**design/flow/design.v**
```verilog
`timescale 1ns/10ps
module DW02_tree #(
    parameter num_inputs  = 8,
    parameter input_width = 8
) (
    input  wire [num_inputs*input_width-1:0] INPUT,
    output wire [input_width-1:0]            OUT0,
    output wire [input_width-1:0]            OUT1
);
integer i;
reg [input_width-1:0] sum;
always @(*) begin
    sum = {input_width{1'b0}};
    for (i = 0; i < num_inputs; i = i + 1)
        sum = sum + INPUT[i*input_width +: input_width];
end
assign OUT0 = sum;
assign OUT1 = {input_width{1'b0}};
endmodule
`timescale 1ns/10ps
module booth(
    input      [2:0] code,
    input      [8:0] src_data,
    output reg [9:0] out_data,  
    output reg       out_inv    
);
always @( * ) begin
    case( code )
        3'b000,
        3'b111:
        begin
            out_data = 10'h200;
            out_inv = 1'b0;
        end
        3'b001,
        3'b010:
        begin
            out_data = {~src_data[8], src_data};
            out_inv = 1'b0;
        end
        3'b101,
        3'b110:
        begin
            out_data = {src_data[8], ~src_data};
            out_inv = 1'b1;
        end
        3'b011:
        begin
            out_data = {~src_data[8], src_data[7:0], 1'b0};
            out_inv = 1'b0;
        end
        3'b100:
        begin
            out_data = {src_data[8], ~src_data[7:0], 1'b1};
            out_inv = 1'b1;
        end
        default:
        begin
            out_data = 10'h200;
            out_inv = 1'b0;
        end
    endcase
end
endmodule
`timescale 1ns/10ps
module mul_int8(
    input  wire [8:0]   rs1,
    input  wire [7:0]   rs2,
    output wire [16:0]  mul
);
wire [8:0] code;
wire [2:0] code_0;
wire [2:0] code_1;
wire [2:0] code_2;
wire [2:0] code_3;
wire [9:0] sel_data_0;
wire [9:0] sel_data_1;
wire [9:0] sel_data_2;
wire [9:0] sel_data_3;
wire sel_inv_0;
wire sel_inv_1;
wire sel_inv_2;
wire sel_inv_3;
assign code = {rs2[7:0], 1'b0};
assign code_0 = code[2:0];
assign code_1 = code[4:2];
assign code_2 = code[6:4];
assign code_3 = code[8:6];
booth u_booth_0 (
    .code      (code_0[2:0])
    ,.src_data (rs1[8:0])
    ,.out_data (sel_data_0)
    ,.out_inv  (sel_inv_0)
);
booth u_booth_1 (
    .code      (code_1[2:0])
    ,.src_data (rs1[8:0])
    ,.out_data (sel_data_1)
    ,.out_inv  (sel_inv_1)
);
booth u_booth_2 (
    .code      (code_2[2:0])
    ,.src_data (rs1[8:0])
    ,.out_data (sel_data_2)
    ,.out_inv  (sel_inv_2)
);
booth u_booth_3 (
    .code      (code_3[2:0])
    ,.src_data (rs1[8:0])
    ,.out_data (sel_data_3)
    ,.out_inv  (sel_inv_3)
);
reg     [16:0] ppre_0;
reg     [16:0] ppre_1;
reg     [16:0] ppre_2;
reg     [16:0] ppre_3;
reg     [16:0] ppre_4;
always @( * ) begin
    ppre_0 = {7'b0, sel_data_0};
    ppre_1 = {5'b0, sel_data_1, 1'b0, sel_inv_0};
    ppre_2 = {3'b0, sel_data_2, 1'b0, sel_inv_1, 2'b0};
    ppre_3 = {1'b0, sel_data_3, 1'b0, sel_inv_2, 4'b0};
    ppre_4 = {10'b0, sel_inv_3 , 6'b0 }; 
end
wire [84:0] pp_in;
assign pp_in = {ppre_4, ppre_3, ppre_2, ppre_1, ppre_0};
wire [16:0] pp_out_0;
wire [16:0] pp_out_1;
DW02_tree #(5, 17) u_tree_l0n0 (
   .INPUT    (pp_in[84:0])
  ,.OUT0     (pp_out_0[16:0])
  ,.OUT1     (pp_out_1[16:0])
);
assign mul = pp_out_0 + pp_out_1;
endmodule
`timescale 1ns/10ps
module mul(
    input  wire        clk,
    input  wire        rst,
    input  wire [63:0] lm,
    input  wire [63:0] rm,
    input  wire [1:0]  Data_type,
    output reg  [19:0] mul_out
);
wire is_8;
wire is_exp4;
wire is_ternary;
assign is_8 = Data_type==2'b11 || Data_type==2'b00; 
assign lm_is_int8 = Data_type==2'b11;
assign is_exp4 = Data_type==2'b10;
assign is_ternary = Data_type==2'b01;
wire [8:0] lms_0;
wire [8:0] lms_1;
wire [8:0] lms_2;
wire [8:0] lms_3;
wire [8:0] lms_4;
wire [8:0] lms_5;
wire [8:0] lms_6;
wire [8:0] lms_7;
wire [7:0] rm8_0;
wire [7:0] rm8_1;
wire [7:0] rm8_2;
wire [7:0] rm8_3;
wire [7:0] rm8_4;
wire [7:0] rm8_5;
wire [7:0] rm8_6;
wire [7:0] rm8_7;
wire [16:0] mul_int8_0;
wire [16:0] mul_int8_1;
wire [16:0] mul_int8_2;
wire [16:0] mul_int8_3;
wire [16:0] mul_int8_4;
wire [16:0] mul_int8_5;
wire [16:0] mul_int8_6;
wire [16:0] mul_int8_7;
assign lms_0 = !is_8 ? 9'd0 : lm_is_int8 ? {lm[7 ],lm[7 :0 ]} : {1'b0,lm[7 :0 ]};
assign lms_1 = !is_8 ? 9'd0 : lm_is_int8 ? {lm[15],lm[15:8 ]} : {1'b0,lm[15:8 ]};
assign lms_2 = !is_8 ? 9'd0 : lm_is_int8 ? {lm[23],lm[23:16]} : {1'b0,lm[23:16]};
assign lms_3 = !is_8 ? 9'd0 : lm_is_int8 ? {lm[31],lm[31:24]} : {1'b0,lm[31:24]};
assign lms_4 = !is_8 ? 9'd0 : lm_is_int8 ? {lm[39],lm[39:32]} : {1'b0,lm[39:32]};
assign lms_5 = !is_8 ? 9'd0 : lm_is_int8 ? {lm[47],lm[47:40]} : {1'b0,lm[47:40]};
assign lms_6 = !is_8 ? 9'd0 : lm_is_int8 ? {lm[55],lm[55:48]} : {1'b0,lm[55:48]};
assign lms_7 = !is_8 ? 9'd0 : lm_is_int8 ? {lm[63],lm[63:56]} : {1'b0,lm[63:56]};
assign {rm8_7,rm8_6,rm8_5,rm8_4,rm8_3,rm8_2,rm8_1,rm8_0} = rm;
mul_int8     u_mul_int8_0(
     .rs1   (lms_0     )
    ,.rs2   (rm8_0     )
    ,.mul   (mul_int8_0)
);
mul_int8     u_mul_int8_1(
     .rs1   (lms_1     )
    ,.rs2   (rm8_1     )
    ,.mul   (mul_int8_1)
);
mul_int8     u_mul_int8_2(
     .rs1   (lms_2     )
    ,.rs2   (rm8_2     )
    ,.mul   (mul_int8_2)
);
mul_int8     u_mul_int8_3(
     .rs1   (lms_3     )
    ,.rs2   (rm8_3     )
    ,.mul   (mul_int8_3)
);
mul_int8     u_mul_int8_4(
     .rs1   (lms_4     )
    ,.rs2   (rm8_4     )
    ,.mul   (mul_int8_4)
);
mul_int8     u_mul_int8_5(
     .rs1   (lms_5     )
    ,.rs2   (rm8_5     )
    ,.mul   (mul_int8_5)
);
mul_int8     u_mul_int8_6(
     .rs1   (lms_6     )
    ,.rs2   (rm8_6     )
    ,.mul   (mul_int8_6)
);
mul_int8     u_mul_int8_7(
     .rs1   (lms_7     )
    ,.rs2   (rm8_7     )
    ,.mul   (mul_int8_7)
);
function [13:0] exp4mul;
    input [3:0] a;
    input [3:0] b;
    reg [3:0] exp;
    reg zero_f;
    reg sign;
    reg [12:0] exp_decode;
    begin
        zero_f = (~|a[2:0]) | (~|b[2:0]);
        sign = a[3]^b[3];
        exp = zero_f ? 4'b0000 : a[2:0] + b[2:0] - 2'b10;
        exp_decode = 13'd1 << exp;
        exp4mul = zero_f ? 14'h2000 :
            sign ? {1'b0,~exp_decode+1'b1} :
            {1'b1, exp_decode};  
    end
endfunction
wire [13:0] mul_exp4_0;
wire [13:0] mul_exp4_1;
wire [13:0] mul_exp4_2;
wire [13:0] mul_exp4_3;
wire [13:0] mul_exp4_4;
wire [13:0] mul_exp4_5;
wire [13:0] mul_exp4_6;
wire [13:0] mul_exp4_7;
wire [13:0] mul_exp4_8;
wire [13:0] mul_exp4_9;
wire [13:0] mul_exp4_10;
wire [13:0] mul_exp4_11;
wire [13:0] mul_exp4_12;
wire [13:0] mul_exp4_13;
wire [13:0] mul_exp4_14;
wire [13:0] mul_exp4_15;
assign mul_exp4_0  = is_exp4 ? exp4mul(lm[ 3:0 ], rm[ 3:0 ]) : 14'd0;
assign mul_exp4_1  = is_exp4 ? exp4mul(lm[ 7:4 ], rm[ 7:4 ]) : 14'd0;
assign mul_exp4_2  = is_exp4 ? exp4mul(lm[11:8 ], rm[11:8 ]) : 14'd0;
assign mul_exp4_3  = is_exp4 ? exp4mul(lm[15:12], rm[15:12]) : 14'd0;
assign mul_exp4_4  = is_exp4 ? exp4mul(lm[19:16], rm[19:16]) : 14'd0;
assign mul_exp4_5  = is_exp4 ? exp4mul(lm[23:20], rm[23:20]) : 14'd0;
assign mul_exp4_6  = is_exp4 ? exp4mul(lm[27:24], rm[27:24]) : 14'd0;
assign mul_exp4_7  = is_exp4 ? exp4mul(lm[31:28], rm[31:28]) : 14'd0;
assign mul_exp4_8  = is_exp4 ? exp4mul(lm[35:32], rm[35:32]) : 14'd0;
assign mul_exp4_9  = is_exp4 ? exp4mul(lm[39:36], rm[39:36]) : 14'd0;
assign mul_exp4_10 = is_exp4 ? exp4mul(lm[43:40], rm[43:40]) : 14'd0;
assign mul_exp4_11 = is_exp4 ? exp4mul(lm[47:44], rm[47:44]) : 14'd0;
assign mul_exp4_12 = is_exp4 ? exp4mul(lm[51:48], rm[51:48]) : 14'd0;
assign mul_exp4_13 = is_exp4 ? exp4mul(lm[55:52], rm[55:52]) : 14'd0;
assign mul_exp4_14 = is_exp4 ? exp4mul(lm[59:56], rm[59:56]) : 14'd0;
assign mul_exp4_15 = is_exp4 ? exp4mul(lm[63:60], rm[63:60]) : 14'd0;
wire [14:0] mul_exp4_l0;
wire [14:0] mul_exp4_l1;
wire [14:0] mul_exp4_l2;
wire [14:0] mul_exp4_l3;
wire [14:0] mul_exp4_l4;
wire [14:0] mul_exp4_l5;
wire [14:0] mul_exp4_l6;
wire [14:0] mul_exp4_l7;
assign mul_exp4_l0 = mul_exp4_0 + mul_exp4_1;
assign mul_exp4_l1 = mul_exp4_2 + mul_exp4_3;
assign mul_exp4_l2 = mul_exp4_4 + mul_exp4_5;
assign mul_exp4_l3 = mul_exp4_6 + mul_exp4_7;
assign mul_exp4_l4 = mul_exp4_8 + mul_exp4_9;
assign mul_exp4_l5 = mul_exp4_10 + mul_exp4_11;
assign mul_exp4_l6 = mul_exp4_12 + mul_exp4_13;
assign mul_exp4_l7 = mul_exp4_14 + mul_exp4_15;
function [1:0] ternary2mul;
    input [1:0] a;
    input [1:0] b;
    begin
        ternary2mul = ((~|a) | (~|b)) ? 2'b10 : {a[1]~^b[1],1'b1}; 
    end
endfunction
wire [1:0] mul_ter2_0;
wire [1:0] mul_ter2_1;
wire [1:0] mul_ter2_2;
wire [1:0] mul_ter2_3;
wire [1:0] mul_ter2_4;
wire [1:0] mul_ter2_5;
wire [1:0] mul_ter2_6;
wire [1:0] mul_ter2_7;
wire [1:0] mul_ter2_8;
wire [1:0] mul_ter2_9;
wire [1:0] mul_ter2_10;
wire [1:0] mul_ter2_11;
wire [1:0] mul_ter2_12;
wire [1:0] mul_ter2_13;
wire [1:0] mul_ter2_14;
wire [1:0] mul_ter2_15;
wire [1:0] mul_ter2_16;
wire [1:0] mul_ter2_17;
wire [1:0] mul_ter2_18;
wire [1:0] mul_ter2_19;
wire [1:0] mul_ter2_20;
wire [1:0] mul_ter2_21;
wire [1:0] mul_ter2_22;
wire [1:0] mul_ter2_23;
wire [1:0] mul_ter2_24;
wire [1:0] mul_ter2_25;
wire [1:0] mul_ter2_26;
wire [1:0] mul_ter2_27;
wire [1:0] mul_ter2_28;
wire [1:0] mul_ter2_29;
wire [1:0] mul_ter2_30;
wire [1:0] mul_ter2_31;
assign mul_ter2_0  = is_ternary ? ternary2mul(lm[ 1:0 ],rm[ 1:0 ]) : 2'b00;
assign mul_ter2_1  = is_ternary ? ternary2mul(lm[ 3:2 ],rm[ 3:2 ]) : 2'b00;
assign mul_ter2_2  = is_ternary ? ternary2mul(lm[ 5:4 ],rm[ 5:4 ]) : 2'b00;
assign mul_ter2_3  = is_ternary ? ternary2mul(lm[ 7:6 ],rm[ 7:6 ]) : 2'b00;
assign mul_ter2_4  = is_ternary ? ternary2mul(lm[ 9:8 ],rm[ 9:8 ]) : 2'b00;
assign mul_ter2_5  = is_ternary ? ternary2mul(lm[11:10],rm[11:10]) : 2'b00;
assign mul_ter2_6  = is_ternary ? ternary2mul(lm[13:12],rm[13:12]) : 2'b00;
assign mul_ter2_7  = is_ternary ? ternary2mul(lm[15:14],rm[15:14]) : 2'b00;
assign mul_ter2_8  = is_ternary ? ternary2mul(lm[17:16],rm[17:16]) : 2'b00;
assign mul_ter2_9  = is_ternary ? ternary2mul(lm[19:18],rm[19:18]) : 2'b00;
assign mul_ter2_10 = is_ternary ? ternary2mul(lm[21:20],rm[21:20]) : 2'b00;
assign mul_ter2_11 = is_ternary ? ternary2mul(lm[23:22],rm[23:22]) : 2'b00;
assign mul_ter2_12 = is_ternary ? ternary2mul(lm[25:24],rm[25:24]) : 2'b00;
assign mul_ter2_13 = is_ternary ? ternary2mul(lm[27:26],rm[27:26]) : 2'b00;
assign mul_ter2_14 = is_ternary ? ternary2mul(lm[29:28],rm[29:28]) : 2'b00;
assign mul_ter2_15 = is_ternary ? ternary2mul(lm[31:30],rm[31:30]) : 2'b00;
assign mul_ter2_16 = is_ternary ? ternary2mul(lm[33:32],rm[33:32]) : 2'b00;
assign mul_ter2_17 = is_ternary ? ternary2mul(lm[35:34],rm[35:34]) : 2'b00;
assign mul_ter2_18 = is_ternary ? ternary2mul(lm[37:36],rm[37:36]) : 2'b00;
assign mul_ter2_19 = is_ternary ? ternary2mul(lm[39:38],rm[39:38]) : 2'b00;
assign mul_ter2_20 = is_ternary ? ternary2mul(lm[41:40],rm[41:40]) : 2'b00;
assign mul_ter2_21 = is_ternary ? ternary2mul(lm[43:42],rm[43:42]) : 2'b00;
assign mul_ter2_22 = is_ternary ? ternary2mul(lm[45:44],rm[45:44]) : 2'b00;
assign mul_ter2_23 = is_ternary ? ternary2mul(lm[47:46],rm[47:46]) : 2'b00;
assign mul_ter2_24 = is_ternary ? ternary2mul(lm[49:48],rm[49:48]) : 2'b00;
assign mul_ter2_25 = is_ternary ? ternary2mul(lm[51:50],rm[51:50]) : 2'b00;
assign mul_ter2_26 = is_ternary ? ternary2mul(lm[53:52],rm[53:52]) : 2'b00;
assign mul_ter2_27 = is_ternary ? ternary2mul(lm[55:54],rm[55:54]) : 2'b00;
assign mul_ter2_28 = is_ternary ? ternary2mul(lm[57:56],rm[57:56]) : 2'b00;
assign mul_ter2_29 = is_ternary ? ternary2mul(lm[59:58],rm[59:58]) : 2'b00;
assign mul_ter2_30 = is_ternary ? ternary2mul(lm[61:60],rm[61:60]) : 2'b00;
assign mul_ter2_31 = is_ternary ? ternary2mul(lm[63:62],rm[63:62]) : 2'b00;
wire [39:0] pp_ter2_in_3;
wire [39:0] pp_ter2_in_2;
wire [39:0] pp_ter2_in_1;
wire [39:0] pp_ter2_in_0;
wire [4:0] pp_ter2_out_0;
wire [4:0] pp_ter2_out_1;
wire [4:0] pp_ter2_out_2;
wire [4:0] pp_ter2_out_3;
wire [4:0] pp_ter2_out_4;
wire [4:0] pp_ter2_out_5;
wire [4:0] pp_ter2_out_6;
wire [4:0] pp_ter2_out_7;
assign pp_ter2_in_3 = {3'b000,mul_ter2_31, 3'b000,mul_ter2_30, 3'b000,mul_ter2_29, 3'b000,mul_ter2_28,
                       3'b000,mul_ter2_27, 3'b000,mul_ter2_26, 3'b000,mul_ter2_25, 3'b000,mul_ter2_24};
assign pp_ter2_in_2 = {3'b000,mul_ter2_23, 3'b000,mul_ter2_22, 3'b000,mul_ter2_21, 3'b000,mul_ter2_20,
                       3'b000,mul_ter2_19, 3'b000,mul_ter2_18, 3'b000,mul_ter2_17, 3'b000,mul_ter2_16};
assign pp_ter2_in_1 = {3'b000,mul_ter2_15, 3'b000,mul_ter2_14, 3'b000,mul_ter2_13, 3'b000,mul_ter2_12,
                       3'b000,mul_ter2_11, 3'b000,mul_ter2_10, 3'b000,mul_ter2_9,  3'b000,mul_ter2_8};
assign pp_ter2_in_0 = {3'b000,mul_ter2_7,  3'b000,mul_ter2_6,  3'b000,mul_ter2_5,  3'b000,mul_ter2_4,
                       3'b000,mul_ter2_3,  3'b000,mul_ter2_2,  3'b000,mul_ter2_1,  3'b000,mul_ter2_0};
DW02_tree #(8, 5) u_tree_ter0 (
   .INPUT    (pp_ter2_in_0[39:0])
  ,.OUT0     (pp_ter2_out_0[4:0])
  ,.OUT1     (pp_ter2_out_1[4:0])
);
DW02_tree #(8, 5) u_tree_ter1 (
   .INPUT    (pp_ter2_in_1[39:0])
  ,.OUT0     (pp_ter2_out_2[4:0])
  ,.OUT1     (pp_ter2_out_3[4:0])
);
DW02_tree #(8, 5) u_tree_ter2 (
   .INPUT    (pp_ter2_in_2[39:0])
  ,.OUT0     (pp_ter2_out_4[4:0])
  ,.OUT1     (pp_ter2_out_5[4:0])
);
DW02_tree #(8, 5) u_tree_ter3 (
   .INPUT    (pp_ter2_in_3[39:0])
  ,.OUT0     (pp_ter2_out_6[4:0])
  ,.OUT1     (pp_ter2_out_7[4:0])
);
reg [16:0] pp_reg[0:7];
wire [16:0] pp_reg_w[0:7];
assign pp_reg_w[0] = is_8 ? mul_int8_0[16:0] : is_exp4 ? {2'b00, mul_exp4_l0} : {{12{1'b0}}, pp_ter2_out_0};
assign pp_reg_w[1] = is_8 ? mul_int8_1[16:0] : is_exp4 ? {2'b00, mul_exp4_l1} : {{12{1'b0}}, pp_ter2_out_1};
assign pp_reg_w[2] = is_8 ? mul_int8_2[16:0] : is_exp4 ? {2'b00, mul_exp4_l2} : {{12{1'b0}}, pp_ter2_out_2};
assign pp_reg_w[3] = is_8 ? mul_int8_3[16:0] : is_exp4 ? {2'b00, mul_exp4_l3} : {{12{1'b0}}, pp_ter2_out_3};
assign pp_reg_w[4] = is_8 ? mul_int8_4[16:0] : is_exp4 ? {2'b00, mul_exp4_l4} : {{12{1'b0}}, pp_ter2_out_4};
assign pp_reg_w[5] = is_8 ? mul_int8_5[16:0] : is_exp4 ? {2'b00, mul_exp4_l5} : {{12{1'b0}}, pp_ter2_out_5};
assign pp_reg_w[6] = is_8 ? mul_int8_6[16:0] : is_exp4 ? {2'b00, mul_exp4_l6} : {{12{1'b0}}, pp_ter2_out_6};
assign pp_reg_w[7] = is_8 ? mul_int8_7[16:0] : is_exp4 ? {2'b00, mul_exp4_l7} : {{12{1'b0}}, pp_ter2_out_7};
always @(posedge clk) begin
    if(rst) begin
        pp_reg[0] <= #1 {17{1'b0}};
        pp_reg[1] <= #1 {17{1'b0}};
        pp_reg[2] <= #1 {17{1'b0}};
        pp_reg[3] <= #1 {17{1'b0}};
        pp_reg[4] <= #1 {17{1'b0}};
        pp_reg[5] <= #1 {17{1'b0}};
        pp_reg[6] <= #1 {17{1'b0}};
        pp_reg[7] <= #1 {17{1'b0}};
    end else begin
        pp_reg[0] <= #1 pp_reg_w[0];
        pp_reg[1] <= #1 pp_reg_w[1];
        pp_reg[2] <= #1 pp_reg_w[2];
        pp_reg[3] <= #1 pp_reg_w[3];
        pp_reg[4] <= #1 pp_reg_w[4];
        pp_reg[5] <= #1 pp_reg_w[5];
        pp_reg[6] <= #1 pp_reg_w[6];
        pp_reg[7] <= #1 pp_reg_w[7];
    end
end
wire [19:0] res_sub;
assign res_sub = is_8 ? 20'hAB000 :   
                 is_exp4 ? 20'hE0000 :   
                 20'hFFFC0;              
wire [179:0] mul_src;
assign mul_src = {3'b000,pp_reg[7], 3'b000,pp_reg[6], 3'b000,pp_reg[5], 3'b000,pp_reg[4],
                  3'b000,pp_reg[3], 3'b000,pp_reg[2], 3'b000,pp_reg[1], 3'b000,pp_reg[0],
                  res_sub[19:0] };
wire [19:0] mul_out0,mul_out1;
DW02_tree #(9, 20) u_tree_mul (
   .INPUT    (mul_src[179:0])
  ,.OUT0     (mul_out0[19:0])
  ,.OUT1     (mul_out1[19:0])
);
wire [19:0] mul_out_w;
assign mul_out_w = mul_out0 + mul_out1;
always @(posedge clk) begin
    if(rst)
        mul_out <= #1 {20{1'b0}};
    else
        mul_out <= #1 mul_out_w;
end
endmodule
```
**design/flow/run.sh**
```bash
#!/bin/bash
# the make line also repeats each setting of config.mk as NAME=value (left out here)
make -C /OpenROAD-flow-scripts/flow DESIGN_CONFIG=/design/flow/config.mk WORK_HOME=/design/flow/orfs CLKGATE_MAP_FILE= finish
```
**design/flow/config.mk**
```make
export PLATFORM = sky130hd
export DESIGN_NAME = mul
export DESIGN_NICKNAME = mul
export VERILOG_FILES = /design/flow/design.v
export SDC_FILE = /design/flow/constraint.sdc
export NUM_CORES = 4
export LEC_CHECK = 0
export CAP_MARGIN = 20
export CORE_MARGIN = 2
export CORE_UTILIZATION = 66
export CTS_CLUSTER_DIAMETER = 45
export CTS_CLUSTER_SIZE = 33
export SLEW_MARGIN = 20
```
**design/flow/constraint.sdc**
```tcl
create_clock -name core_clock -period 3.47 [get_ports {clk}]
set_input_delay 0.6940 -clock core_clock [delete_from_list [all_inputs] [get_ports {clk}]]
set_output_delay 0.6940 -clock core_clock [all_outputs]
set_load 0.01 [all_outputs]
```
==> results.yml, run 1 <==
# flow metrics
synthesis:
  mux_area_share_pct: 6.18
  edf_count: 0
  synthAdderAreaFrac_pct: 28.0
  synthTopCellsByArea: "ha_1, fa_1, dfxtp_1, a21oi_1, o21ai_0"
  logic_family: "adder cells"
  yosysTopAreaCell: "ha_1"
  ys_sh_simple_pct: 16.7
  synthXorXnorAreaFrac_pct: 6.39
  yosys_warnings: 8
  yosysSeqAreaShare_pct: 6.85
  yosys-top-cells-count: "a21oi_1, nor2_1, ha_1, o21ai_0, nand2_1"
  synthArstFlopShare_pct: 0
  avgSynthCellArea_um2: 7.23
  aoi_share_pct: 27.8
  synth_top_area_share_pct: 14.8
  ys_cells: 6310
  synthesis.area_um2: 45600
  synth_chip_area_um2: 45600
  syn-instance-count: 6310
  floorplan.nets: 7282
  numSynthFlops: 156
  synth.distinct_cells: 79
  synth_top_cell_by_count: "a21oi_1"
  ys.flop_type: "dfxtp_1"
placed_design:
  dpl.hpwl_um: 144000
  port_buffers: 151
  gp_congestion: 1.07
status:
  status: "did not finish"
  stop_stage: "5_1_grt"
  stop_error: "[ERROR GRT-0232] Routing congestion too high. Check the congestion heatmap in the GUI."
floorplan:
  die_w_um: 267
  initCoreUtil_pct: 66.6
  rows: 96
  io_pins: 152
  core_area_um2: 68500
  die_y_um: 267
  chip_area_um2: 71200
cts:
  htree_levels: 4
  cts_buffers: 17
  postCtsHoldBufs: 0
  cts_max_path_buffers: 2
  cts-root-buf: "clkbuf_16"
  cts_num_sinks: 156
grt:
  grt.total_usage_pct: 79.1
  grt_overflow: 107
-- per-stage QoR --
stage	instances	hold slack (ns)	instance area, µm²	power [W]	worst slack [ns]
CTS	8587	0.757	63900	0.0427	-1.46
detailed placement	8465	0.755	61000	0.0375	-2.36
global placement	8465	0.685	61000	0.0346	-2.14
floorplan	6310	0.634	48600	0.0231	-1.65
-- repair_timing --
| action | CTS |
|---|---|
| resized | 463 |
| buffers inserted | 82 |
| cloned | 8 |
| setup endpoints to repair | 149 |
| pin swaps | 210 |
| hold endpoints to repair | 0 |
-- metal layers --
layer / GRT overflow / global-route usage [%]
met1: 1 / 77.7
met2: 54 / 94.1
met3: 0 / 66.9
met4: 50 / 78.3
met5: 2 / 43.5
==> inputs of run 2 (changes only) <==
- CELL_PAD_IN_SITES_DETAIL_PLACEMENT: unset -> 0
- CELL_PAD_IN_SITES_GLOBAL_PLACEMENT: unset -> 0
- CORE_ASPECT_RATIO: unset -> 1.4
- CORE_UTILIZATION: 66 -> 67
- CTS_CLUSTER_DIAMETER: 45 -> 337
- CTS_CLUSTER_SIZE: 33 -> 37
- GPL_ROUTABILITY_DRIVEN: unset -> 1
- PLACE_DENSITY: unset -> 0.65
- TNS_END_PERCENT: unset -> 50
- clock period: 3.47 -> 4.52 ns (I/O delays scaled with it)
==> results.yml, run 2 <==
# flow metrics
synthesis:
  yosysSeqAreaShare_pct: 6.85
  synth_chip_area_um2: 45600
  ys_sh_simple_pct: 16.7
  synthArstFlopShare_pct: 0
  numSynthFlops: 156
  synth_top_area_share_pct: 14.8
  synth.distinct_cells: 79
  aoi_share_pct: 27.8
  yosysTopAreaCell: "ha_1"
  avgSynthCellArea_um2: 7.23
  yosys_warnings: 8
  yosys-top-cells-count: "a21oi_1, nor2_1, ha_1, o21ai_0, nand2_1"
  synthXorXnorAreaFrac_pct: 6.39
  synthAdderAreaFrac_pct: 28.0
  synthesis.area_um2: 45600
  synthTopCellsByArea: "ha_1, fa_1, dfxtp_1, a21oi_1, o21ai_0"
  synth_top_cell_by_count: "a21oi_1"
  syn-instance-count: 6310
  ys.flop_type: "dfxtp_1"
  floorplan.nets: 7282
  mux_area_share_pct: 6.18
  logic_family: "adder cells"
  edf_count: 0
  ys_cells: 6310
floorplan:
  core_area_um2: 67600
  initCoreUtil_pct: 67.5
  die_w_um: 225
  chip_area_um2: 70200
  die_y_um: 313
  io_pins: 152
  rows: 113
cts:
  cts-root-buf: "clkbuf_16"
  cts_num_sinks: 156
  cts_max_path_buffers: 2
  cts_buffers: 17
  postCtsHoldBufs: 0
  htree_levels: 4
placed_design:
  post-place-cells: 8396
  gp_congestion: 1.09
  dpl.hpwl_um: 146000
  place_area_um2: 59900
  preCtsSetupSlack_ns: -1.56
  port_buffers: 151
status:
  stop_error: "[ERROR GRT-0116] Global routing finished with congestion. Check the congestion regions in the DRC Viewer."
  status: "did not finish"
  stop_stage: "5_1_grt"
grt:
  grt.total_usage_pct: 88.5
  grt_overflow: 1226
run 2: per-stage QoR:
stage	hold slack, ns	total power (W)
2_1_floorplan	0.634	0.0175
4_1_cts	0.697	0.0327
3_3_place_gp	0.657	0.0260
3_5_place_dp	0.690	0.0283
run 2: layer usage:
| layer | overflow | GRT usage (%) |
|---|---|---|
| met4 | 423 | 93.0 |
| met1 | 31 | 84.6 |
| met5 | 4 | 50.0 |
| met3 | 17 | 78.5 |
| met2 | 751 | 103 |
run 2: repair_timing:
| action | 4_1_cts |
|---|---|
| endpoints found under the setup margin | 131 |
| gates cloned | 4 |
| gates resized | 680 |
| pin swaps | 378 |
| setup buffers | 121 |
==> inputs of run 3 (changes only) <==
- CELL_PAD_IN_SITES_DETAIL_PLACEMENT: 0 -> unset
- CELL_PAD_IN_SITES_GLOBAL_PLACEMENT: 0 -> unset
- CORE_ASPECT_RATIO: 1.4 -> unset
- CORE_UTILIZATION: 67 -> 52
- CTS_CLUSTER_DIAMETER: 337 -> unset
- CTS_CLUSTER_SIZE: 37 -> unset
- GPL_ROUTABILITY_DRIVEN: 1 -> unset
- PLACE_DENSITY: 0.65 -> unset
- TNS_END_PERCENT: 50 -> unset
- clock period: 4.52 -> 5.47 ns (I/O delays scaled with it)
==> results.yml, run 3 <==
# yosys + openroad results
pwr:
  p_per_area_nw_per_um2: 412
  powerSeq_w: 0.00189
  pwr-share-clk_pct: 5.4
  power_switching_w: 0.0117
  p_comb_share_pct: 86.8
  switching_share_pct: 48.4
  power_leader: "combinational logic"
  comb_cell_power_w: 0.0210
  total_leakage_power_nw: 28.2
  powerClk_w: 0.00130
  p_int_w: 0.0125
  vdd_drop_max_v: 0.000872
  power.share.sequential_pct: 7.8
floorplan:
  initCoreUtil_pct: 52.5
  chip_area_um2: 90100
  die_y_um: 300
  die_w_um: 300
  io_pins: 152
  core_area_um2: 86900
  rows: 108
synthesis:
  synth.distinct_cells: 79
  ys.flop_type: "dfxtp_1"
  yosysTopAreaCell: "ha_1"
  yosysSeqAreaShare_pct: 6.85
  synthesis.area_um2: 45600
  floorplan.nets: 7282
  synth_top_cell_by_count: "a21oi_1"
  syn-instance-count: 6310
  synth_chip_area_um2: 45600
  yosys_warnings: 8
  synthAdderAreaFrac_pct: 28.0
  edf_count: 0
  logic_family: "adder cells"
  synth_top_area_share_pct: 14.8
  mux_area_share_pct: 6.18
  ys_cells: 6310
  ys_sh_simple_pct: 16.7
  synthArstFlopShare_pct: 0
  numSynthFlops: 156
  synthTopCellsByArea: "ha_1, fa_1, dfxtp_1, a21oi_1, o21ai_0"
  synthXorXnorAreaFrac_pct: 6.39
  aoi_share_pct: 27.8
  yosys-top-cells-count: "a21oi_1, nor2_1, ha_1, o21ai_0, nand2_1"
  avgSynthCellArea_um2: 7.23
critical_path:
  startpoint_type: "primary input"
  worstPathRequired_ns: 5.82
  rrSetupSlack_ns: 0.68
  worstSetupEndpointType: "flop"
  arrival_ns: 5.69
  reg2reg_to: "mul_out[16]"
  slowest_delay_ns: 0.54
  path_common_cell: "fa_1"
  critical_path_class: "primary input to flop"
  cp_num_buf_inv: 4
  crit_path_end: "mul_out[19]"
  cp_slowest_cell: "or4_4"
  rr_worst_depth: 16
  cp_num_cells: 16
  crit_fanout: 5
  r2r-start: "pp_reg[4][2]"
  cp_cell_sequence: "dlygate4sd2_1, buf_4, ha_4, clkinv_4, fa_1, fa_1, fa_1, fa_1, inv_1, ha_2, or4_4, o2111a_1, a311o_1, o22ai_2, o21ai_2, mux2_4"
  cp-startpoint: "Data_type[0]"
  crit_family: "adder cells"
cts:
  cts_tree: "done"
  postCtsHoldBufs: 0
  clk_pin_slew_ns: 0.07
  cts_num_sinks: 156
  insertion_delay_ns: 0.47
  cts-root-buf: "clkbuf_16"
  cts_buffers: 17
  cts_max_path_buffers: 2
  htree_levels: 4
placed_design:
  port_buffers: 151
  preCtsSetupSlack_ns: -0.984
  place_area_um2: 57200
  dpl.hpwl_um: 134000
  gp_congestion: 0.982
layout:
  fillCellCount: 7709
  final_area_um2: 58700
  seq_area_um2: 3120
  comb_area_um2: 39800
  area_growth_pct: 28.7
  final_nets: 8306
drt:
  ant_nets: 0
  num_vias: 50800
  detail_route.wl_per_cell_um: 19.6
  first_iter_violations: 4931
  drc: 0
  drt-total-wl_um: 166000
  drtPass1Iterations: 7
  post_drt_via_cell_ratio: 5.97
  diodes: 0
grt:
  grt_pass1_vias: 47400
  antenna_found_initial: 1
  grt_overflow: 0
  grt_pass1_wl_um: 259000
  grt_max_degree: 46
  grt.total_usage_pct: 35.8
min_path:
  holdPathEnd: "mul_out[0]"
  hold_depth: 3
  min_from: "pp_reg[6][0]"
  hold_path.class: "flop to flop"
job:
  maxCapViolCount: 0
  log.warning_count: 31
sta:
  tightest_slew_ns: 1.01
  fin_skew_ns: 0.0151
  fin_crit_sh_pct: 97.6
  finalMaxSlewViolations: 0
  slew_headroom_pct: 32.7
  holdWs_ns: 0.729
  tns_ns: 0
  hold_viol: 0
  clock.fmax_ghz: 0.187
  setup_slack_ns: 0.129
  setup_violations: 0
  finalCriticalPeriod_ns: 5.34
status:
  status: "complete, no violations"
-- run 3: layout make-up --
type	instances	share of cell area, %
clock buffer	18	0.748
clock inverter	14	0.294
inverter	484	3.16
multi-input combinational	5174	67.7
sequential	156	5.32
tap	1155	2.46
timing repair buffer	1501	20.3
-- run 3: through the flow --
| step | std cells | power (W) | utilization [%] |
|---|---|---|---|
| floorplan | 6310 | 0.0136 | - |
| global placement | 8453 | 0.0217 | 65.8 |
| detailed placement | 8453 | 0.0220 | 65.8 |
| CTS | 8489 | 0.0236 | 66.7 |
| global route | 8502 | 0.0263 | 67.6 |
| finish | 8502 | 0.0242 | 67.6 |
-- run 3: what timing repair did --
action	in CTS	in global routing
gates cloned	0	1
endpoints found under the setup margin	86	84
pin swaps	19	75
buffers inserted	4	12
gates resized	37	164
-- run 3: metal layers --
layer	GRT usage (%)	wire, µm	part of all wire (%)	vias up
met1	51.0	73700	44	23900
met4	9.40	4910	3.0	0
met3	4.23	13500	8.1	265
met5	0	0	0	-
li1	-	-	-	24500
met2	57.4	74400	45	2094
==> inputs of run 4 (changes only) <==
- CORE_UTILIZATION: 52 -> 66
- SETUP_SLACK_MARGIN: unset -> 1.32
- clock period: 5.47 -> 4.79 ns (I/O delays scaled with it)
==> results.yml, run 4 <==
# flow metrics
status:
  status: "did not finish"
  stop_stage: "5_1_grt"
  stop_error: "[ERROR GRT-0232] Routing congestion too high. Check the congestion heatmap in the GUI."
synthesis:
  synthAdderAreaFrac_pct: 28.0
  yosys_warnings: 8
  synthTopCellsByArea: "ha_1, fa_1, dfxtp_1, a21oi_1, o21ai_0"
  synth_top_cell_by_count: "a21oi_1"
  avgSynthCellArea_um2: 7.23
  ys.flop_type: "dfxtp_1"
  numSynthFlops: 156
  yosysSeqAreaShare_pct: 6.85
  synth.distinct_cells: 79
  ys_cells: 6310
  ys_sh_simple_pct: 16.7
  edf_count: 0
  synthesis.area_um2: 45600
  yosysTopAreaCell: "ha_1"
  syn-instance-count: 6310
  mux_area_share_pct: 6.18
  logic_family: "adder cells"
  synth_chip_area_um2: 45600
  floorplan.nets: 7282
  synth_top_area_share_pct: 14.8
  aoi_share_pct: 27.8
  synthArstFlopShare_pct: 0
  synthXorXnorAreaFrac_pct: 6.39
  yosys-top-cells-count: "a21oi_1, nor2_1, ha_1, o21ai_0, nand2_1"
floorplan:
  core_area_um2: 68500
  io_pins: 152
  chip_area_um2: 71200
  rows: 96
  die_y_um: 267
  die_w_um: 267
  initCoreUtil_pct: 66.6
grt:
  grt_overflow: 5307
  grt.total_usage_pct: 103
placed_design:
  dpl.hpwl_um: 139000
  port_buffers: 151
  preCtsSetupSlack_ns: -1.33
  gp_congestion: 1.08
cts:
  postCtsHoldBufs: 0
  cts_max_path_buffers: 2
  cts-root-buf: "clkbuf_16"
  cts_num_sinks: 156
  htree_levels: 4
  cts_buffers: 17
[run 4: through the flow]
step,area [µm²],instances
detailed placement,60000,8367
floorplan,48500,6310
global placement,60000,8367
CTS,63000,8499
[run 4: what timing repair did]
action                                  CTS
setup buffers                            93
gates resized                           481
cloned                                    7
pin swaps                               211
endpoints found under the hold margin     0
endpoints found under the setup margin  150
[run 4: metal layers]
layer	GRT overflow	global-route usage [%]
met4	1195	116
met5	22	69.5
met3	145	85.4
met2	3829	127
met1	116	91.7
==> inputs of run 5 (changes only) <==
- CORE_UTILIZATION: 66 -> 72
- CTS_CLUSTER_SIZE: unset -> 40
- PLACE_DENSITY_LB_ADDON: unset -> 0.26
- SETUP_SLACK_MARGIN: 1.32 -> unset
- clock period: 4.79 -> 5.26 ns (I/O delays scaled with it)
==> results.yml, run 5 <==
# flow metrics
status:
  status: "did not finish"
  stop_stage: "5_1_grt"
  stop_error: "[ERROR GRT-0116] Global routing finished with congestion. Check the congestion regions in the DRC Viewer."
cts:
  cts_num_sinks: 156
  cts_buffers: 17
  cts_max_path_buffers: 2
  htree_levels: 4
  postCtsHoldBufs: 0
  cts-root-buf: "clkbuf_16"
synthesis:
  numSynthFlops: 156
  edf_count: 0
  synthAdderAreaFrac_pct: 28.0
  avgSynthCellArea_um2: 7.23
  synthArstFlopShare_pct: 0
  yosysSeqAreaShare_pct: 6.85
  synthTopCellsByArea: "ha_1, fa_1, dfxtp_1, a21oi_1, o21ai_0"
  yosys_warnings: 8
  ys_cells: 6310
  ys_sh_simple_pct: 16.7
  synth_top_area_share_pct: 14.8
  synthXorXnorAreaFrac_pct: 6.39
  logic_family: "adder cells"
  synth_chip_area_um2: 45600
  ys.flop_type: "dfxtp_1"
  floorplan.nets: 7282
  yosys-top-cells-count: "a21oi_1, nor2_1, ha_1, o21ai_0, nand2_1"
  mux_area_share_pct: 6.18
  yosysTopAreaCell: "ha_1"
  aoi_share_pct: 27.8
  synthesis.area_um2: 45600
  syn-instance-count: 6310
  synth.distinct_cells: 79
  synth_top_cell_by_count: "a21oi_1"
placed_design:
  post-place-cells: 8157
  port_buffers: 151
  gp_congestion: 1.07
  place_area_um2: 57200
  dpl.hpwl_um: 160000
floorplan:
  core_area_um2: 62900
  die_w_um: 256
  rows: 92
  chip_area_um2: 65400
  initCoreUtil_pct: 72.6
  die_y_um: 256
  io_pins: 152
grt:
  grt_overflow: 4771
  grt.total_usage_pct: 105
run 5: what timing repair did:
| item | in CTS |
|---|---|
| gates cloned | 4 |
| resized | 584 |
| setup endpoints to repair | 113 |
| pin swaps | 257 |
| setup buffers | 88 |
run 5: routing by layer:
metal | overflow | global-route usage, %
met3 | 186 | 92.3
met4 | 1162 | 114
met5 | 23 | 84.7
met2 | 3197 | 123
met1 | 203 | 95.8
run 5: stage by stage:
step | setup TNS (ns) | util, % | worst slack, ns | total power (W)
3_3_place_gp | -60.12 | 90.9 | -0.817 | 0.0214
4_1_cts | -3.40 | 96.6 | -0.271 | 0.0288
2_1_floorplan | -0.651 | - | -0.222 | 0.0143
3_5_place_dp | -93.42 | 90.9 | -1.31 | 0.0241
==> inputs of run 6 (changes only) <==
- CORE_UTILIZATION: 72 -> 40
- CTS_CLUSTER_SIZE: 40 -> unset
- GPL_ROUTABILITY_DRIVEN: unset -> 0
- PLACE_DENSITY_LB_ADDON: 0.26 -> 0.16
- clock period: 5.26 -> 6.5 ns (I/O delays scaled with it)
==> results.yml, run 6 <==
# yosys + openroad results
synthesis:
  yosys-top-cells-count: "a21oi_1, nor2_1, ha_1, o21ai_0, nand2_1"
  synthAdderAreaFrac_pct: 28.0
  mux_area_share_pct: 6.18
  synthXorXnorAreaFrac_pct: 6.39
  synth_top_area_share_pct: 14.8
  yosysSeqAreaShare_pct: 6.85
  ys_cells: 6310
  synth.distinct_cells: 79
  aoi_share_pct: 27.8
  edf_count: 0
  yosys_warnings: 8
  syn-instance-count: 6310
  floorplan.nets: 7282
  ys.flop_type: "dfxtp_1"
  avgSynthCellArea_um2: 7.23
  synthesis.area_um2: 45600
  synthTopCellsByArea: "ha_1, fa_1, dfxtp_1, a21oi_1, o21ai_0"
  logic_family: "adder cells"
  synth_chip_area_um2: 45600
  synth_top_cell_by_count: "a21oi_1"
  yosysTopAreaCell: "ha_1"
  numSynthFlops: 156
  ys_sh_simple_pct: 16.7
  synthArstFlopShare_pct: 0
critical_path:
  worstPathRequired_ns: 6.81
  rrSetupSlack_ns: 1.71
  crit_family: "adder cells"
  worstSetupEndpointType: "flop"
  crit_path_end: "pp_reg[4][16]"
  cp_num_buf_inv: 6
  crit_fanout: 18
  startpoint_type: "primary input"
  rr_worst_depth: 16
  critical_path_class: "primary input to flop"
  r2r-start: "pp_reg[3][2]"
  cp_num_cells: 22
  arrival_ns: 6.49
  cp_slowest_cell: "clkdlybuf4s50_1"
  cp-startpoint: "Data_type[1]"
  slowest_delay_ns: 0.55
  cp_cell_sequence: "clkdlybuf4s50_1, inv_1, ha_4, inv_2, buf_12, nand2_1, nor2_1, o21ai_0, a21oi_1, fa_1, inv_1, fa_1, inv_1, fa_1, ha_1, or3_1, o221ai_1, a21oi_1, o41a_1, a31oi_1, xor2_1, nor2_1"
  reg2reg_to: "mul_out[18]"
pwr:
  total_leakage_power_nw: 23.7
  powerClk_w: 0.000984
  p_comb_share_pct: 85.6
  power_switching_w: 0.00919
  p_per_area_nw_per_um2: 339
  powerSeq_w: 0.00153
  comb_cell_power_w: 0.0150
  p_int_w: 0.00831
  power.share.sequential_pct: 8.8
  vdd_drop_max_v: 0.000755
  pwr-share-clk_pct: 5.6
  switching_share_pct: 52.5
  power_leader: "combinational logic"
floorplan:
  io_pins: 152
  initCoreUtil_pct: 40.4
  rows: 123
  chip_area_um2: 117000
  die_y_um: 342
  core_area_um2: 113000
  die_w_um: 342
sta:
  fin_crit_sh_pct: 95.0
  tns_ns: 0
  clock.fmax_ghz: 0.162
  finalCriticalPeriod_ns: 6.18
  tightest_slew_ns: 1.02
  slew_headroom_pct: 31.8
  rsz0062_at_grt: "false"
  hold_viol: 0
  setup_violations: 0
  fin_skew_ns: 0.0199
  finalMaxSlewViolations: 0
  setup_slack_ns: 0.322
  holdWs_ns: 0.679
cts:
  cts_num_sinks: 156
  cts_resized: 0
  postCtsHoldBufs: 0
  cts_max_path_buffers: 2
  cts-root-buf: "clkbuf_16"
  cts_buffers: 17
  clk_pin_slew_ns: 0.07
  cts_tree: "done"
  post_cts_buffers: 0
  htree_levels: 4
  insertion_delay_ns: 0.47
placed_design:
  preCtsSetupSlack_ns: -0.163
  port_buffers: 151
  place_area_um2: 51100
  dpl.hpwl_um: 126000
drt:
  post_drt_via_cell_ratio: 5.85
  drtPass1Iterations: 8
  detail_route.wl_per_cell_um: 19.7
  first_iter_violations: 4427
  drt-total-wl_um: 158000
  ant_nets: 0
  num_vias: 46800
  drc: 0
layout:
  area_growth_pct: 13.3
  final_area_um2: 51700
  final_nets: 7455
  utilization_pct: 45.8
job:
  maxCapViolCount: 0
  log.warning_count: 30
min_path:
  holdPathEnd: "mul_out[0]"
  hold_depth: 3
  hold_path.class: "flop to flop"
  min_from: "pp_reg[7][0]"
grt:
  grt_overflow: 0
  grt_pass1_wl_um: 247000
  grt.total_usage_pct: 26.3
  antenna_found_initial: 1
  grt_max_degree: 59
  grt_pass1_vias: 43300
status:
  status: "complete, no violations"
run 6: routing by layer:
| layer | part of all wire, % | GRT usage (%) | vias up |
|---|---|---|---|
| met5 | 0 | 0 | - |
| met4 | 2.5 | 6.64 | 0 |
| met3 | 5.7 | 1.85 | 186 |
| met2 | 45 | 42.1 | 1608 |
| met1 | 47 | 38.1 | 22100 |
| li1 | - | - | 22800 |
run 6: layout make-up:
type                    count  area (µm²)
flip-flops and latches    156        3120
repair buffers            650        5430
well taps                1500        1880
clock inverters            15         139
multi-input cells        5174       38900
diodes                      2        5.00
clock buffers              17         425
fillers                 11400       61100
inverters                 484        1820
run 6: stage by stage:
step | instances | power (W)
floorplan | 6310 | 0.0113
global placement | 7964 | 0.0162
detailed placement | 7964 | 0.0162
CTS | 7996 | 0.0173
global route | 7997 | 0.0192
finish | 7998 | 0.0175
==> inputs of run 7 (changes only) <==
- CORE_UTILIZATION: 40 -> 72
- CTS_CLUSTER_SIZE: unset -> 62
- GPL_ROUTABILITY_DRIVEN: 0 -> unset
- PLACE_DENSITY: unset -> 0.64
- PLACE_DENSITY_LB_ADDON: 0.16 -> unset
- SETUP_SLACK_MARGIN: unset -> -0.35
- clock period: 6.5 -> 5.11 ns (I/O delays scaled with it)
==> results.yml, run 7 <==
# flow metrics
synthesis:
  synthAdderAreaFrac_pct: 28.0
  synthXorXnorAreaFrac_pct: 6.39
  syn-instance-count: 6310
  edf_count: 0
  synth_top_cell_by_count: "a21oi_1"
  synth_top_area_share_pct: 14.8
  synthesis.area_um2: 45600
  mux_area_share_pct: 6.18
  logic_family: "adder cells"
  synth.distinct_cells: 79
  ys.flop_type: "dfxtp_1"
  ys_sh_simple_pct: 16.7
  yosysTopAreaCell: "ha_1"
  numSynthFlops: 156
  synthArstFlopShare_pct: 0
  yosys_warnings: 8
  aoi_share_pct: 27.8
  floorplan.nets: 7282
  synth_chip_area_um2: 45600
  avgSynthCellArea_um2: 7.23
  yosysSeqAreaShare_pct: 6.85
  synthTopCellsByArea: "ha_1, fa_1, dfxtp_1, a21oi_1, o21ai_0"
  ys_cells: 6310
  yosys-top-cells-count: "a21oi_1, nor2_1, ha_1, o21ai_0, nand2_1"
floorplan:
  core_area_um2: 62900
  die_y_um: 256
  initCoreUtil_pct: 72.6
  die_w_um: 256
  io_pins: 152
  chip_area_um2: 65400
  rows: 92
grt:
  grt_overflow: 125
  grt.total_usage_pct: 82.7
cts:
  postCtsHoldBufs: 0
  cts_max_path_buffers: 2
  cts_buffers: 17
  cts_num_sinks: 156
  htree_levels: 4
  cts-root-buf: "clkbuf_16"
status:
  status: "did not finish"
  stop_error: "[ERROR GRT-0232] Routing congestion too high. Check the congestion heatmap in the GUI."
  stop_stage: "5_1_grt"
placed_design:
  dpl.hpwl_um: 145000
  gp_congestion: 1.10
  port_buffers: 151
[run 7: through the flow]
stage | setup slack [ns] | setup TNS, ns | cells | area (µm²)
3_5_place_dp | -1.45 | -121.40 | 8250 | 57400
4_1_cts | -0.349 | -20.10 | 8292 | 58400
3_3_place_gp | -1.19 | -98.88 | 8250 | 57400
2_1_floorplan | -0.369 | -15.11 | 6310 | 45900
[run 7: what timing repair did]
item                       4_1_cts
pin swaps                       31
setup buffers                   17
gates resized                   78
setup endpoints to repair       94
[run 7: metal layers]
layer | GRT overflow | GRT usage, %
met4 | 56 | 81.8
met5 | 0 | 54.0
met3 | 4 | 74.4
met1 | 2 | 80.3
met2 | 63 | 95.4
==> inputs of run 8 (changes only) <==
- CAP_MARGIN: 20 -> 35
- CORE_ASPECT_RATIO: unset -> 0.5
- CORE_MARGIN: 2 -> 7
- CORE_UTILIZATION: 72 -> 60
- CTS_CLUSTER_DIAMETER: unset -> 293
- CTS_CLUSTER_SIZE: 62 -> 99
- HOLD_SLACK_MARGIN: unset -> 0.06
- PLACE_DENSITY: 0.64 -> 0.76
- SETUP_SLACK_MARGIN: -0.35 -> -0.65
- TNS_END_PERCENT: unset -> 20
- clock period: 5.11 -> 6.5 ns (I/O delays scaled with it)
==> results.yml, run 8 <==
# yosys + openroad results
sta:
  tns_ns: 0
  slew_headroom_pct: 38.0
  setup_violations: 0
  tightest_slew_ns: 0.918
  fin_skew_ns: 0.00874
  fin_crit_sh_pct: 96.5
  finalMaxSlewViolations: 0
  clock.fmax_ghz: 0.159
  hold_viol: 0
  finalCriticalPeriod_ns: 6.28
min_path:
  hold_depth: 3
  hold_path.class: "flop to flop"
  holdPathEnd: "mul_out[0]"
  min_from: "pp_reg[7][0]"
floorplan:
  core_area_um2: 75200
  initCoreUtil_pct: 60.7
  chip_area_um2: 84400
  rows: 71
  die_y_um: 209
  die_w_um: 404
  io_pins: 152
synthesis:
  edf_count: 0
  ys_cells: 6310
  syn-instance-count: 6310
  synth.distinct_cells: 79
  synth_chip_area_um2: 45600
  yosys-top-cells-count: "a21oi_1, nor2_1, ha_1, o21ai_0, nand2_1"
  synthXorXnorAreaFrac_pct: 6.39
  floorplan.nets: 7282
  aoi_share_pct: 27.8
  synthTopCellsByArea: "ha_1, fa_1, dfxtp_1, a21oi_1, o21ai_0"
  logic_family: "adder cells"
  yosys_warnings: 8
  synthAdderAreaFrac_pct: 28.0
  ys.flop_type: "dfxtp_1"
  synthesis.area_um2: 45600
  avgSynthCellArea_um2: 7.23
  ys_sh_simple_pct: 16.7
  yosysTopAreaCell: "ha_1"
  synth_top_area_share_pct: 14.8
  synthArstFlopShare_pct: 0
  mux_area_share_pct: 6.18
  numSynthFlops: 156
  synth_top_cell_by_count: "a21oi_1"
  yosysSeqAreaShare_pct: 6.85
cts:
  cts_tree: "done"
  cts_resized: 0
  post_cts_buffers: 0
  cts_buffers: 17
  cts_max_path_buffers: 2
  cts_num_sinks: 156
  htree_levels: 4
  cts-root-buf: "clkbuf_16"
  insertion_delay_ns: 0.46
  postCtsHoldBufs: 0
  clk_pin_slew_ns: 0.07
drt:
  diodes: 0
  first_iter_violations: 6408
  drtPass1Iterations: 8
  detail_route.wl_per_cell_um: 20.9
  drt-total-wl_um: 155000
  num_vias: 48200
  post_drt_via_cell_ratio: 6.50
  drc: 0
  ant_nets: 0
pwr:
  power_leader: "combinational logic"
  p_per_area_nw_per_um2: 336
  p_comb_share_pct: 84.8
  comb_cell_power_w: 0.0143
  switching_share_pct: 53.6
  power.share.sequential_pct: 8.8
  pwr-share-clk_pct: 6.4
  powerClk_w: 0.00108
  powerSeq_w: 0.00149
  power_switching_w: 0.00905
  vdd_drop_max_v: 0.000634
  p_int_w: 0.00785
  total_leakage_power_nw: 23.2
critical_path:
  cp_num_cells: 21
  rrSetupSlack_ns: 1.65
  cp_slowest_cell: "clkdlybuf4s50_1"
  slowest_delay_ns: 0.52
  cp-startpoint: "Data_type[1]"
  worstSetupEndpointType: "flop"
  cp_num_buf_inv: 6
  critical_path_class: "primary input to flop"
  crit_path_end: "pp_reg[1][13]"
  cp_cell_sequence: "clkdlybuf4s50_1, inv_1, ha_4, inv_2, buf_12, nand2_1, nor2_1, o21ai_0, a21oi_1, fa_1, inv_1, fa_1, inv_1, fa_1, ha_1, a21o_1, a2111oi_2, nor3_1, a2111oi_2, xor2_1, o22ai_1"
  worstPathRequired_ns: 6.81
  crit_fanout: 17
  rr_worst_depth: 16
  reg2reg_to: "mul_out[18]"
  startpoint_type: "primary input"
  r2r-start: "pp_reg[4][2]"
  crit_family: "adder cells"
  arrival_ns: 6.59
placed_design:
  port_buffers: 151
  dpl.hpwl_um: 123000
  place_area_um2: 49700
  gp_congestion: 1.02
grt:
  grt_overflow: 0
  antenna_found_initial: 2
  grt.total_usage_pct: 35.0
  grt_max_degree: 64
  grt_pass1_vias: 44600
  grt_pass1_wl_um: 244000
status:
  status: "complete, no violations"
job:
  maxCapViolCount: 0
  log.warning_count: 30
layout:
  area_growth_pct: 10.3
  seq_area_um2: 3120
  fillCellCount: 6623
  utilization_pct: 67.0
  comb_area_um2: 38800
  final_nets: 7359
  final_area_um2: 50300
==> run 8: layout make-up <==
type,instances,share of cell area [%]
Tap cell,1022,2.54
Sequential cell,156,6.21
Inverter,484,3.61
Clock buffer,18,0.873
Multi-Input combinational cell,5174,77.2
Timing Repair Buffer,554,9.22
Clock inverter,14,0.395
==> run 8: layer usage <==
metal,vias up,global-route usage [%],routed length (µm)
li1,22600,-,-
met1,22700,49.9,66900
met2,2517,54.4,67600
met3,349,5.73,16100
met4,2,10.2,4810
met5,-,0,7
==> run 8: per-stage QoR <==
step                      worst slack (ns)  hold WS [ns]  total power, W  instances
after global placement             -0.0597         0.943          0.0152       7388
after CTS                            0.324         0.957          0.0167       7420
after global routing               -0.0569         0.973          0.0184       7422
after detailed placement           -0.0784         0.930          0.0155       7388
after floorplan                      0.167         0.634          0.0113       6310
final                                0.225         0.942          0.0169       7422
==> inputs of run 9 (changes only) <==
- CAP_MARGIN: 35 -> 20
- CORE_ASPECT_RATIO: 0.5 -> unset
- CORE_MARGIN: 7 -> 2
- CORE_UTILIZATION: 60 -> 66
- CTS_CLUSTER_DIAMETER: 293 -> 287
- HOLD_SLACK_MARGIN: 0.06 -> unset
- PLACE_DENSITY: 0.76 -> 0.4
- SETUP_SLACK_MARGIN: -0.65 -> unset
- TNS_END_PERCENT: 20 -> 40
- clock period: 6.5 -> 4.26 ns (I/O delays scaled with it)
==> results.yml, run 9 <==
# flow metrics
status:
  stop_error: "[ERROR GRT-0232] Routing congestion too high. Check the congestion heatmap in the GUI."
  status: "did not finish"
  stop_stage: "5_1_grt"
synthesis:
  yosysSeqAreaShare_pct: 6.85
  synthAdderAreaFrac_pct: 28.0
  yosysTopAreaCell: "ha_1"
  synth_top_area_share_pct: 14.8
  synth.distinct_cells: 79
  ys_sh_simple_pct: 16.7
  avgSynthCellArea_um2: 7.23
  synthArstFlopShare_pct: 0
  synthesis.area_um2: 45600
  aoi_share_pct: 27.8
  synth_top_cell_by_count: "a21oi_1"
  syn-instance-count: 6310
  floorplan.nets: 7282
  yosys_warnings: 8
  numSynthFlops: 156
  edf_count: 0
  mux_area_share_pct: 6.18
  ys.flop_type: "dfxtp_1"
  yosys-top-cells-count: "a21oi_1, nor2_1, ha_1, o21ai_0, nand2_1"
  logic_family: "adder cells"
  synthXorXnorAreaFrac_pct: 6.39
  ys_cells: 6310
  synth_chip_area_um2: 45600
  synthTopCellsByArea: "ha_1, fa_1, dfxtp_1, a21oi_1, o21ai_0"
grt:
  grt.total_usage_pct: 90.5
  grt_overflow: 1073
placed_design:
  port_buffers: 151
  place_area_um2: 60000
  dpl.hpwl_um: 140000
  gp_congestion: 1.04
cts:
  cts-root-buf: "clkbuf_16"
  cts_num_sinks: 156
  cts_buffers: 17
  postCtsHoldBufs: 0
  cts_max_path_buffers: 2
  htree_levels: 4
floorplan:
  initCoreUtil_pct: 66.6
  rows: 96
  die_y_um: 267
  chip_area_um2: 71200
  core_area_um2: 68500
  io_pins: 152
  die_w_um: 267
-- run 9: routing by layer --
metal	GRT overflow	track usage (%)
met1	51	87.4
met2	604	102
met3	42	81.1
met4	364	95.9
met5	12	63.5
-- run 9: through the flow --
stage	setup TNS [ns]	total power (W)	cells	util (%)	setup WS (ns)
after floorplan	-59.75	0.0184	6310	-	-1.01
after CTS	-46.20	0.0332	8555	91.8	-0.723
after global placement	-163.15	0.0279	8432	87.6	-1.52
after detailed placement	-180.68	0.0297	8432	87.6	-1.78
-- run 9: what timing repair did --
action                                  4_1_cts
endpoints found under the setup margin      138
gates cloned                                  3
setup buffers                                92
resized                                     518
pin swaps                                   270
endpoints found under the hold margin         0
==> inputs of run 10 (changes only) <==
- PLACE_DENSITY: 0.4 -> 0.37
- TNS_END_PERCENT: 40 -> 10
- clock period: 4.26 -> 4.25 ns (I/O delays scaled with it)
==> results.yml, run 10 <==
# flow metrics
placed_design:
  preCtsSetupSlack_ns: -1.91
  dpl.hpwl_um: 140000
  place_area_um2: 59000
  gp_congestion: 1.06
  port_buffers: 151
synthesis:
  yosys_warnings: 8
  ys_sh_simple_pct: 16.7
  synth_chip_area_um2: 45600
  yosysSeqAreaShare_pct: 6.85
  ys.flop_type: "dfxtp_1"
  mux_area_share_pct: 6.18
  synthesis.area_um2: 45600
  ys_cells: 6310
  synthArstFlopShare_pct: 0
  syn-instance-count: 6310
  synthAdderAreaFrac_pct: 28.0
  yosys-top-cells-count: "a21oi_1, nor2_1, ha_1, o21ai_0, nand2_1"
  yosysTopAreaCell: "ha_1"
  synthTopCellsByArea: "ha_1, fa_1, dfxtp_1, a21oi_1, o21ai_0"
  synth_top_cell_by_count: "a21oi_1"
  floorplan.nets: 7282
  aoi_share_pct: 27.8
  synth_top_area_share_pct: 14.8
  edf_count: 0
  avgSynthCellArea_um2: 7.23
  logic_family: "adder cells"
  synthXorXnorAreaFrac_pct: 6.39
  numSynthFlops: 156
  synth.distinct_cells: 79
floorplan:
  die_y_um: 267
  initCoreUtil_pct: 66.6
  core_area_um2: 68500
  io_pins: 152
  rows: 96
  chip_area_um2: 71200
  die_w_um: 267
cts:
  cts_max_path_buffers: 2
  postCtsHoldBufs: 0
  cts_buffers: 17
  htree_levels: 4
  cts_num_sinks: 156
  cts-root-buf: "clkbuf_16"
grt:
  grt_overflow: 150
  grt.total_usage_pct: 79.2
status:
  stop_error: "[ERROR GRT-0232] Routing congestion too high. Check the congestion heatmap in the GUI."
  status: "did not finish"
  stop_stage: "5_1_grt"
## run 10: what timing repair did
action / 4_1_cts
pin swaps: 197
gates cloned: 2
buffers inserted: 38
gates resized: 411
endpoints found under the setup margin: 138
## run 10: through the flow
step	utilization (%)	instances	TNS (ns)	power, W
2_1_floorplan	-	6310	-85.81	0.0176
3_3_place_gp	86.2	8439	-184.85	0.0272
3_5_place_dp	86.2	8439	-199.07	0.0291
4_1_cts	89.9	8511	-68.69	0.0333
## run 10: metal layers
| layer | overflow | track usage (%) |
|---|---|---|
| met5 | 0 | 47.5 |
| met2 | 88 | 93.7 |
| met1 | 6 | 78.1 |
| met3 | 0 | 67.3 |
| met4 | 56 | 77.8 |
==> inputs of run 11 (changes only) <==
- ABC_AREA: unset -> 0
- CELL_PAD_IN_SITES_DETAIL_PLACEMENT: unset -> 2
- CELL_PAD_IN_SITES_GLOBAL_PLACEMENT: unset -> 0
- CORE_ASPECT_RATIO: unset -> 1.22
- CORE_MARGIN: 2 -> 7
- CORE_UTILIZATION: 66 -> 26
- CTS_CLUSTER_DIAMETER: 287 -> 389
- CTS_CLUSTER_SIZE: 99 -> 92
- GPL_ROUTABILITY_DRIVEN: unset -> 0
- HOLD_SLACK_MARGIN: unset -> 0.16
- MAX_ROUTING_LAYER: unset -> met4
- PLACE_DENSITY: 0.37 -> 0.66
- SETUP_SLACK_MARGIN: unset -> 1.2
- SLEW_MARGIN: 20 -> 35
- TNS_END_PERCENT: 10 -> 5
- clock period: 4.25 -> 6.5 ns (I/O delays scaled with it)
==> results.yml, run 11 <==
# flow metrics
cts:
  cts_max_path_buffers: 2
  htree_levels: 4
  postCtsHoldBufs: 0
  cts_buffers: 17
  cts-root-buf: "clkbuf_16"
  cts_num_sinks: 156
synthesis:
  yosys_warnings: 8
  yosysSeqAreaShare_pct: 6.85
  edf_count: 0
  synth_chip_area_um2: 45600
  synthArstFlopShare_pct: 0
  synth_top_cell_by_count: "a21oi_1"
  logic_family: "adder cells"
  synthesis.area_um2: 45600
  synthAdderAreaFrac_pct: 28.0
  ys.flop_type: "dfxtp_1"
  ys_sh_simple_pct: 16.7
  floorplan.nets: 7282
  avgSynthCellArea_um2: 7.23
  aoi_share_pct: 27.8
  mux_area_share_pct: 6.18
  synth_top_area_share_pct: 14.8
  yosysTopAreaCell: "ha_1"
  synthXorXnorAreaFrac_pct: 6.39
  synthTopCellsByArea: "ha_1, fa_1, dfxtp_1, a21oi_1, o21ai_0"
  synth.distinct_cells: 79
  yosys-top-cells-count: "a21oi_1, nor2_1, ha_1, o21ai_0, nand2_1"
  ys_cells: 6310
  syn-instance-count: 6310
  numSynthFlops: 156
placed_design:
  place_area_um2: 51900
  dpl.hpwl_um: 264000
  port_buffers: 151
floorplan:
  chip_area_um2: 187000
  rows: 169
  io_pins: 152
  die_y_um: 477
  initCoreUtil_pct: 26.2
  die_w_um: 393
  core_area_um2: 174000
grt:
  grt_overflow: 256
  grt.total_usage_pct: 71.3
status:
  stop_error: "[ERROR GRT-0232] Routing congestion too high. Check the congestion heatmap in the GUI."
  status: "did not finish"
  stop_stage: "5_1_grt"
==> run 11: routing by layer <==
metal / overflow / global-route usage (%)
met3: 19 / 66.3
met4: 86 / 64.2
met2: 128 / 81.4
met5: - / -
met1: 23 / 68.9
==> run 11: per-stage QoR <==
step	cells	TNS, ns	setup slack (ns)
2_1_floorplan	6310	0	0.765
3_3_place_gp	8716	-0.0223	-0.0187
3_5_place_dp	8716	-69.60	-1.75
4_1_cts	8830	0	0.647
==> run 11: repair_timing <==
action | in CTS
gates cloned | 5
pin swaps | 175
resized | 767
buffers inserted | 77
endpoints found under the hold margin | 0
setup endpoints to repair | 138
Power figures rest on the tool's default switching activity, not on a simulated workload.
